==> inputs of run H <==
==> flow/design.v <==
`timescale 1ns / 1ps
module uart_rx(
               input               clk          ,		 
               input               rst_n        ,	
               input               din          ,
               output  reg [7:0]    dout         ,		
               output  reg         dout_vld     
               );
parameter    	   BPS	  =	217;	 
reg   [14:0]        cnt0         ;
wire                add_cnt0     ;
wire                end_cnt0     ;
reg   [ 3:0]        cnt1         ;
wire                add_cnt1     ;
wire                end_cnt1     ;
reg                 rx0          ;	
reg                 rx1          ;	
reg                 rx2          ;	
wire                rx_en        ;
reg                 flag_add     ;
always @ (posedge clk or negedge rst_n) begin
	if(!rst_n) begin
		rx0 <= 1'b1;
        rx1 <= 1'b1;
        rx2 <= 1'b1;
	end
	else begin
		rx0 <= din;
        rx1 <= rx0;
        rx2 <= rx1;
	end
end
assign rx_en = rx2 & ~rx1;	
always @(posedge clk or negedge rst_n)begin
    if(!rst_n)begin
        cnt0 <= 0;
    end
    else if(add_cnt0)begin
        if(end_cnt0)
            cnt0 <= 0;
        else
            cnt0 <= cnt0 + 1;
    end
end
assign add_cnt0 = flag_add;
assign end_cnt0 = add_cnt0 && cnt0==BPS-1 ;
always @(posedge clk or negedge rst_n)begin 
    if(!rst_n)begin
        cnt1 <= 0;
    end
    else if(add_cnt1)begin
        if(end_cnt1)
            cnt1 <= 0;
        else
            cnt1 <= cnt1 + 1;
    end
end
assign add_cnt1 = end_cnt0;
assign end_cnt1 = add_cnt1 && cnt1==9-1 ;  
always @ (posedge clk or negedge rst_n)begin
	if(!rst_n) begin
		flag_add <= 1'b0;
	end
	else if(rx_en) begin		
		flag_add <= 1'b1;	
	end
    else if(end_cnt1) begin		
		flag_add <= 1'b0;	
	end
end
always @ (posedge clk or negedge rst_n)begin
	if(!rst_n) begin
		dout <= 8'd0;
	end
	else if(add_cnt0 && cnt0==BPS/2-1 && cnt1!=0) begin		 
	    dout[cnt1-1]<= rx2 ;
	end
end
always @ (posedge clk or negedge rst_n)begin
	if(!rst_n) begin
		dout_vld <= 1'b0;
	end
    else if(end_cnt1) begin		
		dout_vld <= 1'b1;	
	end
	else begin	
        dout_vld <= 1'b0;			
	end
end
endmodule
`timescale 1ns / 1ps
module uart_tx(
                 input             clk    ,			
                 input             rst_n  ,		
                 input [7:0]       din    ,
                 input             din_vld,	  
                 output reg        rdy    ,   
                 output reg        dout   
             );
parameter         BPS    = 217;
reg   [7:0]       tx_data_tmp;	
reg               flag_add   ;
reg   [14:0]      cnt0       ;
wire              add_cnt0   ;
wire              end_cnt0   ;
reg   [ 3:0]      cnt1       ;
wire              add_cnt1   ;
wire              end_cnt1   ;
wire  [ 9:0]      data       ;
always  @(posedge clk or negedge rst_n)begin
    if(rst_n==1'b0)begin
        flag_add <= 0;
    end
    else if(flag_add==0 && din_vld)begin
        flag_add <= 1;
    end
    else if(end_cnt1)begin
        flag_add <= 0;
    end
end
always @(posedge clk or negedge rst_n)begin
    if(!rst_n)begin
        cnt0 <= 0;
    end
    else if(add_cnt0)begin
        if(end_cnt0)
            cnt0 <= 0;
        else
            cnt0 <= cnt0 + 1;
    end
end
assign add_cnt0 = flag_add;
assign end_cnt0 = add_cnt0 && cnt0==BPS-1 ;
always @(posedge clk or negedge rst_n)begin 
    if(!rst_n)begin
        cnt1 <= 0;
    end
    else if(add_cnt1)begin
        if(end_cnt1)
            cnt1 <= 0;
        else
            cnt1 <= cnt1 + 1;
    end
end
assign add_cnt1 = end_cnt0;
assign end_cnt1 = add_cnt1 && cnt1==10-1 ;
always @ (posedge clk or negedge rst_n) begin
	if(!rst_n) begin
		tx_data_tmp <=8'd0;
	end
	else if(flag_add==1'b0 && din_vld) begin	
		tx_data_tmp <= din;	
	end
end
always @ (posedge clk or negedge rst_n) begin
	if(!rst_n) begin
		dout <= 1'b1;
	end
	else if(add_cnt0 && cnt0==1-1)begin
        dout<= data[cnt1];
    end 
end
assign  data = {1'b1,tx_data_tmp,1'b0};  
always  @(*)begin
    if(din_vld || flag_add)
        rdy = 1'b0;
    else
        rdy = 1'b1;
end
endmodule
module  uart_top(
								input  clk,
								input  rst_n,
								input  din,
								input sw8,
								output  reg  [23:0] pic_out,
								output  reg [16:0] addr,
								output  reg wr_ram,
								output  tx,
								output  reg pic_done,    
								output  reg  pic_download,    
								output  reg [7:0] rgb_led
								);
	wire   dout_vld;
	wire  [7:0] dout;
	reg [3:0] code_p;
	reg  [4:0]  cnt;
	reg  [3:0]  state;
	wire  [3:0]  code;
	wire [7:0]  temp;
	reg [23:0] pic_reg;
	parameter  monitor=0;   
	parameter  second=1 ;
	parameter  third=2 ;
	parameter   fouth=3;
	parameter   fiveth=4;
	parameter   sixth=5;
	parameter   send=6;
	parameter   stop=7;
	assign temp=(dout>8'd57)?(dout-8'd87):(dout-8'd48);
	assign code=temp[3:0];
	always  @ (posedge clk or negedge rst_n)
	    begin
			if  (!rst_n)
			   begin
			      state<=monitor;
				  wr_ram<=1;
				  pic_out<=0;
				  addr<=0;
				  pic_done<=0;
				  end
			else
	case (state)
	monitor:	begin
				   if (dout_vld)
						begin
						    wr_ram<=1;	
							pic_reg[23:20]<=code;
							state<=second;
							code_p<=code;
						end
				 else
				          state<=monitor;
					end
	second:	begin
					if (dout_vld)
							begin
								pic_reg[19:16]<=code;
								state<=third;
								rgb_led<={code_p,code};
							end
					else
							state<=second;
					end
		third:		begin
					if (dout_vld)
						begin
							pic_reg[15:12]<=code;
							state<=fouth;
							code_p<=code;
						end
					else
						state<=third;
					end
		fouth:		begin
					if (dout_vld)
						begin
							pic_reg[11:8]<=code;
							state<=fiveth;
							rgb_led<={code_p,code};
						end
					else
						state<=fouth;
					end
		fiveth:		begin
					if (dout_vld)
						begin
							pic_reg[7:4]<=code;
							state<=sixth;
							code_p<=code;
						end
					else
						state<=fiveth;
					end
        sixth:		begin
					if (dout_vld)
						begin
							pic_reg[3:0]<=code;
							state<=send;
							rgb_led<={code_p,code};
						end
					else
						state<=sixth;
					end
		send: 	 begin
						wr_ram<=0;
						pic_out<=pic_reg;
						if (addr<479)
							begin
								addr<=addr+1;								
								pic_done<=0;
								state<=monitor;
							end
			         else if (addr==479)
					        begin								 
							     addr<=0;		
								 pic_done<=1;
								 state<=stop;								
							end	 
						end
		stop:  begin
					if  (sw8==1)
					    state<=monitor;
					else
						begin
						state<=stop;
						end
				  end
		     endcase
		end
		always  @ (posedge  clk or negedge rst_n)
		    begin
				if (!rst_n)
					cnt<=0;
				else if (state==send)
				    cnt<=cnt+1;
			    else 
					cnt<=cnt;
			end
		always  @ (posedge  clk or negedge rst_n)
			begin
				if (!rst_n)
					pic_download<=1;
		   else if (cnt>=15)
					pic_download<=0;
			else
					pic_download<=1;
			end
		uart_rx #(.BPS(16)) uart_rx(
								.clk(clk),
								.rst_n(rst_n),
								.din(din),
								.dout(dout),
								.dout_vld(dout_vld)
								);
	   uart_tx #(.BPS(16)) uart_tx(
                              .clk(clk)    ,			
                              .rst_n(rst_n)  ,		
							  .din_vld(dout_vld)    ,
							  .din(dout),
							  .dout(tx),
							  .rdy()
							); 
		endmodule 
==> flow/run.sh <==
#!/bin/bash
# the make line also repeats each setting of config.mk as NAME=value (left out here)
make -C /OpenROAD-flow-scripts/flow DESIGN_CONFIG=/design/flow/config.mk WORK_HOME=/design/flow/orfs CLKGATE_MAP_FILE= finish
==> flow/config.mk <==
export PLATFORM = sky130hd
export DESIGN_NAME = uart_top
export DESIGN_NICKNAME = uart_top
export VERILOG_FILES = /design/flow/design.v
export SDC_FILE = /design/flow/constraint.sdc
export NUM_CORES = 4
export LEC_CHECK = 0
export ABC_AREA = 1
export CAP_MARGIN = 20
export CORE_MARGIN = 2
export CORE_UTILIZATION = 70
export CTS_CLUSTER_DIAMETER = 233
export CTS_CLUSTER_SIZE = 23
export PLACE_DENSITY = 0.35
export SETUP_SLACK_MARGIN = 0.59
export SLEW_MARGIN = 20
==> flow/constraint.sdc <==
create_clock -name core_clock -period 2.06 [get_ports {clk}]
set_input_delay 0.4120 -clock core_clock [delete_from_list [all_inputs] [get_ports {clk}]]
set_output_delay 0.4120 -clock core_clock [all_outputs]
set_load 0.01 [all_outputs]
==> run X: changes against run H <==
Settings changed: CORE_UTILIZATION 70 to 72, CTS_CLUSTER_DIAMETER 233 to not set, CTS_CLUSTER_SIZE 23 to 94, PLACE_DENSITY 0.35 to not set, SETUP_SLACK_MARGIN 0.59 to not set, TNS_END_PERCENT set to 10.
==> flow/constraint.sdc (replaced) <==
create_clock -name core_clock -period 2.04 [get_ports {clk}]
set_input_delay 0.4080 -clock core_clock [delete_from_list [all_inputs] [get_ports {clk}]]
set_output_delay 0.4080 -clock core_clock [all_outputs]
set_load 0.01 [all_outputs]
==> qor summary <==
	run X	run H
Die height	103 µm	104 µm
Clk buf depth	2	2
Syn. warnings	3	3
Initial standard-cell utilization of the core	0.731	0.718
Post-Syn Area	7020 µm²	7020 µm²
Placed cells	946	942
Placeable Area	9590 µm²	9770 µm²
Total die size	10,600 µm²	10,800 µm²
Post-CTS Setup Bufs	2	57
HPWL after detailed placement	9.74 mm	9.72 mm
Area share of and/or/nand/nor cells after synthesis	0.231	0.231
Distinct cells, synth	40	40
Outcome	finished with violations	aborted with a tool error
Stage where the flow stopped	-	5_1_grt
Violated checks	negative hold slack, negative setup slack	-
Cell resize tally after clock tree synthesis	21	301
GPL Wtd Cong	0.940	0.863
Count of buffers inserted at the top-level ports	56	56
Width of the die	103 µm	104 µm
Total cell area at the placement stage	7940 µm²	7960 µm²
Worst slack at placement	-0.516 ns	-0.487 ns
Most common reg cell	sky130_fd_sc_hd__dfrtp_1	sky130_fd_sc_hd__dfrtp_1

* * *

==> try-raven: inputs <==
Starts from the design.v that is shown in full above.
clock: 10.0 ns
lec_check: 0
cap_margin: 20
cell_pad_in_sites_detail_placement: 1
core_aspect_ratio: 1.7
core_margin: 9
core_utilization: 48
cts_cluster_diameter: 375
cts_cluster_size: 100
slew_margin: 20
tns_end_percent: 5
run.sh (not shown) runs the stock make flow with config.mk's settings and CLKGATE_MAP_FILE=.
==> try-nickel (differences from try-raven) <==
ABC_AREA = 1   (was unset)
CAP_MARGIN = 35   (was 20)
CELL_PAD_IN_SITES_DETAIL_PLACEMENT = unset   (was 1)
CORE_ASPECT_RATIO = unset   (was 1.7)
CORE_MARGIN = 2   (was 9)
CORE_UTILIZATION = 70   (was 48)
CTS_CLUSTER_DIAMETER = unset   (was 375)
CTS_CLUSTER_SIZE = 23   (was 100)
TNS_END_PERCENT = unset   (was 5)
==> flow/constraint.sdc (replaced) <==
create_clock -name core_clock -period 2.04 [get_ports {clk}]
set_input_delay 0.4080 -clock core_clock [delete_from_list [all_inputs] [get_ports {clk}]]
set_output_delay 0.4080 -clock core_clock [all_outputs]
set_load 0.01 [all_outputs]
==> try-pepper (differences from try-raven) <==
ABC_AREA = 1   (was unset)
CELL_PAD_IN_SITES_DETAIL_PLACEMENT = unset   (was 1)
CORE_ASPECT_RATIO = unset   (was 1.7)
CORE_MARGIN = 2   (was 9)
CORE_UTILIZATION = 72   (was 48)
CTS_CLUSTER_DIAMETER = unset   (was 375)
CTS_CLUSTER_SIZE = unset   (was 100)
TNS_END_PERCENT = unset   (was 5)
==> flow/constraint.sdc (replaced) <==
create_clock -name core_clock -period 2.58 [get_ports {clk}]
set_input_delay 0.5160 -clock core_clock [delete_from_list [all_inputs] [get_ports {clk}]]
set_output_delay 0.5160 -clock core_clock [all_outputs]
set_load 0.01 [all_outputs]
==> results <==
item                                                                                     try-nickel        try-raven                try-pepper
Outcome                                                                    finished with violations   finished clean  finished with violations
Reasons for failing layout checks                         negative hold slack, negative setup slack                -      negative setup slack
Cell variety after synth                                                                         40               56                        40
Power of the clock network                                                                  3.06 mW         0.707 mW                   2.59 mW
Arrival time reported for the critical path endpoint                                        3.28 ns          3.97 ns                   3.35 ns
Post-synthesis instance area                                                           0.007017 mm²     0.006656 mm²              0.007017 mm²
Met2 layer usage reported by global route                                                    0.5959           0.3261                    0.5706
Number of cell instances after yosys synthesis                                                  747              528                       747
Logic area                                                                             0.002885 mm²     0.002442 mm²              0.002745 mm²
Worst reg2reg endpoint                                                              uart_rx.dout[2]  uart_rx.dout[7]           uart_rx.dout[1]
Post-DR vias/cell                                                                             6.373            5.581                     6.095
Worst Slack Setup Final                                                                  -0.7882 ns         6.331 ns                -0.3432 ns
Final Power                                                                                9.699 mW         1.666 mW                  7.466 mW
Sequential cell area fraction in the yosys report                                            0.5761           0.6073                    0.5761
Overall via count from detail_route                                                           6,297            4,281                     5,900
Adder and majority cell fraction of the synthesized area                                    0.03923          0.04135                   0.03923
Global Route met3 Usage                                                                      0.1021          0.03672                   0.09017
Post-detailed-route wirelength per cell                                                    21.66 µm         19.24 µm                  19.69 µm
Post-CTS setup buffer count                                                                       7                0                         3
Yosys-reported design area after synthesis                                             0.007017 mm²     0.006656 mm²              0.007017 mm²
Required time at the worst-slack endpoint                                                   2.49 ns         10.30 ns                   3.01 ns
Startpoint of the worst-slack reg-to-reg timing path                                uart_rx.cnt1[1]  uart_rx.cnt1[0]           uart_rx.cnt1[1]
Clock buf/inv share                                                                         0.06255          0.08117                   0.07063
Detail Placement HPWL                                                                       9781 µm        10,600 µm                   9643 µm
Number of signal-net buffers in the layout                                                       95               58                        75
Cell Rows                                                                                        36               55                        36
Met1 layer usage reported by global route                                                    0.3797           0.1701                    0.3583
Comb gates                                                                                      475              331                       475
No activity file was given, so power comes from the tool's default toggle rates.
